## run A
==> flow/design.v (excerpt) <==
module gcd (
    input  logic        clk_i,
    input  logic        rst_i,
    input  logic        start_i,
    input  logic [31:0] a_i,
    input  logic [31:0] b_i,
    output logic        busy_o,
    output logic        valid_o,
    output logic [31:0] result_o
);
    logic [31:0] a, a_nxt;
    logic [31:0] b, b_nxt;
    logic [5:0]  k, k_nxt;           
    logic [31:0] result, result_nxt;
    typedef enum logic [3:0] {
        IDLE       = 4'b0000,
        LOAD       = 4'b0001,
        CHK_ZERO   = 4'b0010,
        FACTOR2    = 4'b0011,
        STRIP_A    = 4'b0100,
        STRIP_B    = 4'b0101,
        CMP        = 4'b0110,
        SUB        = 4'b0111,
        DONE       = 4'b1000
    } state_t;
    state_t state, state_nxt;
    logic a_is_zero, b_is_zero;
    logic both_even, a_even, b_even;
    logic a_gt_b;
    logic b_will_be_zero;           
    assign a_is_zero = (a == 0);
    assign b_is_zero = (b == 0);
    assign both_even = (a[0] == 0) && (b[0] == 0);
    assign a_even    = (a[0] == 0);
    assign b_even    = (b[0] == 0);
    assign a_gt_b    = (a > b);
    logic load_inputs, inc_k, shift_a, shift_b, swap, set_res;
    always_comb begin
        state_nxt   = state;
        load_inputs = 1'b0;
        inc_k       = 1'b0;
        shift_a     = 1'b0;
        shift_b     = 1'b0;
        swap        = 1'b0;
        set_res     = 1'b0;
        a_nxt      = a;
        b_nxt      = b;
        k_nxt      = k;
        result_nxt = result;
        b_will_be_zero = 1'b0;
        case (state)
  ...
For scale: about 110 flip-flops, roughly 100 I/O pins, about 0.0096 mm2 of cells after synthesis.
Settings: LEC_CHECK=0, CAP_MARGIN=20, CORE_MARGIN=2, CORE_UTILIZATION=72, CTS_CLUSTER_DIAMETER=26, CTS_CLUSTER_SIZE=79, PLACE_DENSITY=0.35, SETUP_SLACK_MARGIN=0.33, SLEW_MARGIN=20; clock period 3.96 ns.
run.sh (not shown) runs the stock make flow with config.mk's settings and CLKGATE_MAP_FILE=.
Run A did not make it past global routing, where a tool error ended it.
For run B, these inputs were changed with respect to run A:
Settings: TNS_END_PERCENT: unset -> 15; CORE_UTILIZATION: 72 -> 68; CTS_CLUSTER_DIAMETER: 26 -> unset; PLACE_DENSITY: 0.35 -> 0.37; CTS_CLUSTER_SIZE: 79 -> unset; ABC_AREA: unset -> 1; SETUP_SLACK_MARGIN: 0.33 -> unset; the clock period (ns, I/O delays scaled along): 3.96 -> 3.04.
### Flow results
Run B finished every stage; the final checks, however, were not passed, the failures being setup timing.
The share of the synthesized netlist area taken by xor and xnor gates of run B falls short of that of run A by 2.1 points.
Looking at cell count after placement, run B sits about 34% higher than run A does.
Run B vs. run A: chip height shows an increase of 6.7%, instance area at placement shows an increase of about 5%, synthesized cell count shows an increase of 495, fraction of the yosys area taken by sequential cells shows a reduction of 2.1 points.
diff inputs: run B => run C
Settings: a deleted TNS_END_PERCENT that had been 15; a deleted ABC_AREA that had been 1; a change of CORE_UTILIZATION from 68 to 40; a change of PLACE_DENSITY from 0.37 to 0.6; a change of the clock period (ns, I/O delays scaled along) from 3.04 to 6.0.
==> comparison <==
- Run C went all the way through the flow, and no timing, DRC or antenna check failed.
- Nothing crashed in run B and all stages finished; the problem is that the final layout failed, the offending checks being setup timing.
- Comparing run C and run B, the lower fraction of standard cell area in multi-input logic is on run B.
- The setup slack of run C is larger than that of run B.
- Going from run B to run C, final critical-path required period now larger.
Inputs modified between run C and run D:
Settings: PLACE_DENSITY_LB_ADDON: unset -> 0.26; CORE_UTILIZATION: 40 -> 72; PLACE_DENSITY: 0.6 -> unset; CTS_CLUSTER_DIAMETER: unset -> 26; the clock period (ns, I/O delays scaled along): 6.0 -> 3.96.
Notes after the runs:
Across run C and run D, a clean result was obtained everywhere but in run D.
Although run D finished all stages, its layout failed final checks on setup timing.
Run D against run C: count of inserted tapcells went down by 45%; minimum clock period after layout now smaller; count of placed standard cells in the final layout, fillers left out went down about 2.7%.
Between run D and run C, maximum net fanout on the critical path is lower for run D, run C comes in above that.
From run C to run D the numbers moved as follows: sum of met2 wire segment lengths after detailed routing climbed 1.6 mm, utilization climbed 43 points, global-route usage climbed 22 points, area growth from synthesis to layout climbed 9.0 points.
Worst-margin pin slew, run D and run C, lower one = run C.
For run D, the endpoint of the worst setup timing path was result[3]$_DFFE_PP0P_, unlike run C, where it was result[27]$_DFFE_PP0P_.
#### Input delta (run E over run D)
Settings: putting ABC_AREA at 1 where nothing was set; putting PLACE_DENSITY at 0.37 where nothing was set; putting CTS_CLUSTER_SIZE at 95 where nothing was set; swapping 72 for 68 in CORE_UTILIZATION; putting TNS_END_PERCENT at 15 where nothing was set; clearing PLACE_DENSITY_LB_ADDON, which used to be 0.26; swapping 26 for 274 in CTS_CLUSTER_DIAMETER; swapping 3.96 for 3.04 in the clock period (ns, I/O delays scaled along).
[summary]
Completing all stages was not enough for run E: its layout failed the final checks because of setup timing.
The clock tree cell share of total cell area of run D and that of run E are within noise of each other.
Delta (run E minus run D): final cell count without fillers rose by 33%; total wirelength of the detailed-routed design rose by about 6%; initial antenna violation count fell by 1.
Multi-input combinational cell count: run E > run D
NOTE: highest cell delay on the worst timing path in run E exceeds that of run D

Setup of build 94:
Starting RTL as in the previous note.
## gcd
module gcd (
    input  logic        clk_i,
    input  logic        rst_i,
    input  logic        start_i,
    input  logic [31:0] a_i,
    input  logic [31:0] b_i,
    output logic        busy_o,
    output logic        valid_o,
    output logic [31:0] result_o
);
Settings: LEC_CHECK=0, ABC_AREA=1, CAP_MARGIN=20, CELL_PAD_IN_SITES_DETAIL_PLACEMENT=0, CELL_PAD_IN_SITES_GLOBAL_PLACEMENT=3, CORE_MARGIN=10, CORE_UTILIZATION=69, GPL_ROUTABILITY_DRIVEN=0, GPL_TIMING_DRIVEN=0, MAX_ROUTING_LAYER=met4, PLACE_DENSITY=0.6, SETUP_SLACK_MARGIN=0.57, SLEW_MARGIN=40, TNS_END_PERCENT=15; clock period 6.0 ns.
Build 94: it failed during 3_1_place_gp_skip_io, and the tool reported GPL-0301.
Input changes introduced in build 45 (baseline for comparison: build 94):
==> flow/config.mk <==
export PLATFORM = sky130hd
export DESIGN_NAME = gcd
export DESIGN_NICKNAME = gcd
export VERILOG_FILES = /design/flow/design.v
export SDC_FILE = /design/flow/constraint.sdc
export NUM_CORES = 4
export LEC_CHECK = 0
export ABC_AREA = 0
export CAP_MARGIN = 20
export CORE_ASPECT_RATIO = 1.98
export CORE_MARGIN = 2
export CORE_UTILIZATION = 40
export CTS_CLUSTER_DIAMETER = 379
export CTS_CLUSTER_SIZE = 98
export HOLD_SLACK_MARGIN = 0.06
export PLACE_DENSITY = 0.37
export SETUP_SLACK_MARGIN = -0.6
export SLEW_MARGIN = 20
export TNS_END_PERCENT = 10
Build 45 completed; timing, DRC and antenna clean. Looking only at area share of xor/xnor cells in the synthesized design, and setting everything else aside, the higher value of build 94 and build 45 goes to build 45. Build 45 ended up with a higher die area than build 94 did. Against build 94, build 45 comes in 1.9 um^2 higher on average cell area after synthesis. For number of core rows, dividing the value from build 45 by the value from build 94 gives 1.8. As of build 45, area after synthesis had fallen by a little under 10% compared to build 94. Compared with build 94, build 45 shows a lower instance count of the mapped netlist.
Modified inputs, build 20 compared to build 45
==> flow/config.mk <==
export PLATFORM = sky130hd
export DESIGN_NAME = gcd
export DESIGN_NICKNAME = gcd
export VERILOG_FILES = /design/flow/design.v
export SDC_FILE = /design/flow/constraint.sdc
export NUM_CORES = 4
export LEC_CHECK = 0
export CAP_MARGIN = 20
export CORE_MARGIN = 2
export CORE_UTILIZATION = 40
export PLACE_DENSITY = 0.6
export SLEW_MARGIN = 20
==> flow/constraint.sdc <==
create_clock -name core_clock -period 7.39 [get_ports {clk_i}]
set_input_delay 1.4780 -clock core_clock [delete_from_list [all_inputs] [get_ports {clk_i}]]
set_output_delay 1.4780 -clock core_clock [all_outputs]
set_load 0.01 [all_outputs]
==> results <==
- Result for build 45 and build 20: all clean
- Build 45 and build 20 ended up with nearly the same hold slack.
- Vertical die dimension: build 20 < build 45
Setup changes, build 20 to build 10
diff --git a/flow/config.mk b/flow/config.mk
--- a/flow/config.mk
+++ b/flow/config.mk
@@ -6,7 +6,11 @@
 export NUM_CORES = 4
 export LEC_CHECK = 0
+export ABC_AREA = 1
 export CAP_MARGIN = 20
 export CORE_MARGIN = 2
-export CORE_UTILIZATION = 40
-export PLACE_DENSITY = 0.6
+export CORE_UTILIZATION = 72
+export CTS_CLUSTER_DIAMETER = 371
+export CTS_CLUSTER_SIZE = 98
+export PLACE_DENSITY = 0.37
 export SLEW_MARGIN = 20
+export TNS_END_PERCENT = 10
==> flow/constraint.sdc <==
create_clock -name core_clock -period 4.04 [get_ports {clk_i}]
set_input_delay 0.8080 -clock core_clock [delete_from_list [all_inputs] [get_ports {clk_i}]]
set_output_delay 0.8080 -clock core_clock [all_outputs]
set_load 0.01 [all_outputs]
[summary]
Build 10 vs build 20: total met3 wirelength after detailed routing up by more than 100%. Build 20 leaves more setup margin than build 10. From build 20 to build 10 the numbers moved as follows: source-to-sink clock delay at the later pin of the worst-skew pair held steady; required time at the endpoint of the critical path shrank by 3.34 ns; worst endpoint data arrival time shrank by 1.34 ns.
